==> job 8691 <==
Design neuron_intra_Nbits, start of the top module:
module neuron_intra_Nbits #(
    parameter N = 16,
    parameter N_INPUTS = 16,
    parameter LOG_N_INPUTS = 4  
) (
    input  wire                         clk,
    input  wire                         rst,
    input  wire                         en,
    input  wire signed [N*N_INPUTS-1:0] W,     
    input  wire signed [N*N_INPUTS-1:0] X_N,   
    output reg signed [         N-1:0] Out
);
export LEC_CHECK = 0
export CAP_MARGIN = 20
export CORE_ASPECT_RATIO = 1.16
export CORE_MARGIN = 2
export CORE_UTILIZATION = 45
export CTS_CLUSTER_DIAMETER = 95
export CTS_CLUSTER_SIZE = 12
export PLACE_DENSITY_LB_ADDON = 0.11
export SETUP_SLACK_MARGIN = -0.96
export SLEW_MARGIN = 10
export TNS_END_PERCENT = 15
create_clock -name core_clock -period 13.5 [get_ports {clk}]
run.sh (not shown) runs the stock make flow with config.mk's settings and CLKGATE_MAP_FILE=.
==> job 6841 (differences from job 8691) <==
Settings changed: CORE_ASPECT_RATIO 1.16 to unset, CORE_UTILIZATION 45 to 72, CTS_CLUSTER_DIAMETER 95 to 199, CTS_CLUSTER_SIZE 12 to 95, PLACE_DENSITY_LB_ADDON 0.11 to unset, SETUP_SLACK_MARGIN -0.96 to unset, SLEW_MARGIN 10 to 20.
==> flow/constraint.sdc (replaced) <==
create_clock -name core_clock -period 8.84 [get_ports {clk}]
set_input_delay 1.7680 -clock core_clock [delete_from_list [all_inputs] [get_ports {clk}]]
set_output_delay 1.7680 -clock core_clock [all_outputs]
set_load 0.01 [all_outputs]
==> job 1884 (differences from job 8691) <==
Settings changed: CORE_ASPECT_RATIO 1.16 to unset, CORE_UTILIZATION 45 to 52, CTS_CLUSTER_DIAMETER 95 to unset, CTS_CLUSTER_SIZE 12 to 95, PLACE_DENSITY_LB_ADDON 0.11 to unset, SETUP_SLACK_MARGIN -0.96 to unset, SLEW_MARGIN 10 to 20, TNS_END_PERCENT 15 to unset.
==> flow/constraint.sdc (replaced) <==
create_clock -name core_clock -period 8.84 [get_ports {clk}]
set_input_delay 1.7680 -clock core_clock [delete_from_list [all_inputs] [get_ports {clk}]]
set_output_delay 1.7680 -clock core_clock [all_outputs]
set_load 0.01 [all_outputs]
==> qor.yml <==
path_buffers: 8
use_met2_pct: 57.2
crit_start: "W[156]"
antenna_found_initial: 31
use_met3_pct: 2.31
post-route-util_pct: 50.6
place_area_um2: 177000
status: "timing/DRC/antenna clean"
buf_share_pct: 8.50
final_area_um2: 177000
gp_congestion: 1.04
cts.repair.resized: 0
-- figures above: job 8691

==> qor.yml <==
status: "complete, but fails checks"
check-failures: "negative setup slack"
post-route-util_pct: 84.2
layout_setup_ws_ns: -2.93
setup_viol: 29
-- figures above: job 6841

==> qor.yml <==
status: "complete, but fails checks"
layout_setup_ws_ns: -2.79
check-failures: "negative setup slack"
crit_start: "W[158]"
buf_share_pct: 14.6
antenna_found_initial: 34
setup_viol: 29
path_buffers: 11
-- figures above: job 1884


==> 06-26 <==
==> flow/design.v <==
module neuron_intra_Nbits #(
    parameter N = 16,
    parameter N_INPUTS = 16,
    parameter LOG_N_INPUTS = 4  
) (
    input  wire                         clk,
    input  wire                         rst,
    input  wire                         en,
    input  wire signed [N*N_INPUTS-1:0] W,     
    input  wire signed [N*N_INPUTS-1:0] X_N,   
    output reg signed [         N-1:0] Out
);
  wire signed [2*N*N_INPUTS-1:0] prod;
  wire signed [         N-1:0] act_out;
  genvar i;
  generate
    for (i = 0; i < N_INPUTS; i = i + 1) begin : mults
      wire signed [N-1:0] Wi;
      wire signed [N-1:0] Xi;
      assign Wi = W[i*N+:N];
      assign Xi = X_N[i*N+:N];
      assign prod[i*2*N+:2*N] = Wi * Xi;
    end
  endgenerate
  genvar j, k;
  generate
    for (j = 0; j < LOG_N_INPUTS; j = j + 1) begin : ADDER_TREE
      wire signed [2*N*(N_INPUTS >> (j+1))-1:0] sum_stage;
      if(j == 0) begin
        for (k = 0; k < (N_INPUTS >> (j+1)); k = k + 1) begin : STAGE0
          assign sum_stage[2*k*N+:2*N] = prod[2*k*2*N+:2*N] + prod[(2*k+1)*2*N+:2*N];
        end
      end else begin
        for (k = 0; k < (N_INPUTS >> (j+1)); k = k + 1) begin : STAGEJ
          assign sum_stage[2*k*N+:2*N] = ADDER_TREE[j-1].sum_stage[2*k*2*N+:2*N] + ADDER_TREE[j-1].sum_stage[(2*k+1)*2*N+:2*N];
        end
      end
    end
    wire signed [2*N-1:0] sum_all;
    assign sum_all = ADDER_TREE[LOG_N_INPUTS-1].sum_stage;
  endgenerate
  reg signed [2*N-1:0] acc;
  always @(posedge clk or posedge rst) begin
    if (rst) begin
		acc <= 0;
		Out <= 0;
	 end
    else if (en) begin
		acc <= sum_all;
		Out <= act_out;
	 end
  end
  localparam signed [N-1:0] MAX_VAL = {1'b0, {(N-1){1'b1}}};  
  assign act_out = (acc < 0) ? 0 : (acc > MAX_VAL) ? MAX_VAL : acc;
endmodule
==> flow/run.sh <==
#!/bin/bash
# the make line also repeats each setting of config.mk as NAME=value (left out here)
make -C /OpenROAD-flow-scripts/flow DESIGN_CONFIG=/design/flow/config.mk WORK_HOME=/design/flow/orfs CLKGATE_MAP_FILE= finish
==> flow/config.mk <==
export PLATFORM = sky130hd
export DESIGN_NAME = neuron_intra_Nbits
export DESIGN_NICKNAME = neuron_intra_Nbits
export VERILOG_FILES = /design/flow/design.v
export SDC_FILE = /design/flow/constraint.sdc
export NUM_CORES = 4
export LEC_CHECK = 0
export CAP_MARGIN = 15
export CORE_MARGIN = 2
export CORE_UTILIZATION = 71
export CTS_CLUSTER_SIZE = 60
export HOLD_SLACK_MARGIN = 0.29
export MAX_ROUTING_LAYER = met4
export SETUP_SLACK_MARGIN = -0.59
export SLEW_MARGIN = 20
==> flow/constraint.sdc <==
create_clock -name core_clock -period 9.16 [get_ports {clk}]
set_input_delay 1.8320 -clock core_clock [delete_from_list [all_inputs] [get_ports {clk}]]
set_output_delay 1.8320 -clock core_clock [all_outputs]
set_load 0.01 [all_outputs]
==> 06-18: changes against 06-26 <==
==> flow/config.mk (replaced) <==
export PLATFORM = sky130hd
export DESIGN_NAME = neuron_intra_Nbits
export DESIGN_NICKNAME = neuron_intra_Nbits
export VERILOG_FILES = /design/flow/design.v
export SDC_FILE = /design/flow/constraint.sdc
export NUM_CORES = 4
export LEC_CHECK = 0
export CAP_MARGIN = 40
export CORE_MARGIN = 2
export CORE_UTILIZATION = 72
export CTS_CLUSTER_DIAMETER = 199
export CTS_CLUSTER_SIZE = 95
export PLACE_DENSITY = 0.42
export SLEW_MARGIN = 20
export TNS_END_PERCENT = 15
==> flow/constraint.sdc (replaced) <==
create_clock -name core_clock -period 6.96 [get_ports {clk}]
set_input_delay 1.3920 -clock core_clock [delete_from_list [all_inputs] [get_ports {clk}]]
set_output_delay 1.3920 -clock core_clock [all_outputs]
set_load 0.01 [all_outputs]
==> 11-15: changes against 06-26 <==
--- a/flow/config.mk
+++ b/flow/config.mk
@@ -7,9 +7,8 @@
 export LEC_CHECK = 0
-export CAP_MARGIN = 15
+export CAP_MARGIN = 20
 export CORE_MARGIN = 2
-export CORE_UTILIZATION = 71
-export CTS_CLUSTER_SIZE = 60
-export HOLD_SLACK_MARGIN = 0.29
+export CORE_UTILIZATION = 22
+export CTS_CLUSTER_SIZE = 63
 export MAX_ROUTING_LAYER = met4
-export SETUP_SLACK_MARGIN = -0.59
+export SETUP_SLACK_MARGIN = 3.17
 export SLEW_MARGIN = 20
==> flow/constraint.sdc (replaced) <==
create_clock -name core_clock -period 13.5 [get_ports {clk}]
set_input_delay 2.7000 -clock core_clock [delete_from_list [all_inputs] [get_ports {clk}]]
set_output_delay 2.7000 -clock core_clock [all_outputs]
set_load 0.01 [all_outputs]
==> summary of the runs <==
Non-clock buffer count: 06-18 > 06-26 > 11-15.
06-26 ran to the end with violations: negative setup slack. 06-18 reached the layout checks and failed them: negative setup slack. 11-15 completed with no timing, DRC or antenna violations.
In 06-18 the first-iteration DRC count is higher than in 11-15, by 48%.
In 11-15 the clock-buffer cell count is higher than in 06-26, by 1.
Sequential cell count is the same in 06-18 and 06-26.
In 06-26 the critical path depth is higher than in 06-18, by 3.

==> v19: inputs <==
Starts from the design.v that is shown in full above.
Settings: LEC_CHECK=0, CAP_MARGIN=20, CELL_PAD_IN_SITES_GLOBAL_PLACEMENT=2, CORE_MARGIN=2, CORE_UTILIZATION=40, MIN_ROUTING_LAYER=met2, PLACE_DENSITY_LB_ADDON=0.13, SETUP_SLACK_MARGIN=-1.25, SLEW_MARGIN=40; clock period 13.5 ns.
==> v4 (differences from v19) <==
ABC_AREA = 1   (was not set)
CELL_PAD_IN_SITES_DETAIL_PLACEMENT = 2   (was not set)
CORE_ASPECT_RATIO = 1.51   (was not set)
CTS_CLUSTER_DIAMETER = 209   (was not set)
SETUP_SLACK_MARGIN = -0.51   (was -1.25)
TNS_END_PERCENT = 40   (was not set)
==> notes <==
- v19 ran to the end with violations: negative setup slack. v4 produced a layout that fails on negative setup slack.
- Against v4, the fmax of v19 is smaller by 1.5%.
- In v4 the non-clock buffer count is lower than in v19, by 366.
- Critical path depth: v4 is higher than v19 (1).
- In sequential share of layout area, v4 and v19 hardly differ.
- Against v19, the via count of v4 is higher by about 10%.
- Between v4 and v19, the lower area after synthesis is in v19 (gap 2.9%, measured against v19).
- Synthesized cell count: v19 is smaller than v4 (about 14%).
- Between v19 and v4, the lower final cell count is in v19 (gap 8.8%, measured against v4).
- Against v19, the count of clock-buffer cells in the layout of v4 is higher by 1.
==> figures <==
Outcome: v4 failed layout checks; v19 failed layout checks
Reasons for failing layout checks: v4 negative setup slack; v19 negative setup slack
Cell area after layout: v4 0.180 mm²; v19 0.180 mm²
XOR/XNOR share of the synthesized area: v4 0.00731; v19 0.0134
Synthesized chip area reported by yosys: v4 0.162 mm²; v19 0.158 mm²
Fp util: v4 0.402; v19 0.402
Routed via count: v4 167029; v19 151773
Crit path max-delay cell type: v4 sky130_fd_sc_hd__clkdlybuf4s50_1; v19 sky130_fd_sc_hd__fa_1
Synth Area in Compound Gates: v4 0.00334; v19 0.00418
Simple-Gate Fraction of Synth Area: v4 0.112; v19 0.131
Floorplan core area: v4 0.404 mm²; v19 0.393 mm²
Flop2flop setup slack: v4 11170 ps; v19 11550 ps
Post-Layout Cell Count: v4 25078; v19 22875
Syn Inst Count: v4 18842; v19 16236
Length of routed met3 wiring: v4 221000 µm; v19 256000 µm
Cell total after placement: v4 24735; v19 22719
Number of cells on the critical path: v4 35; v19 34
Final setup TNS: v4 -0.377 ps; v19 -813 ps
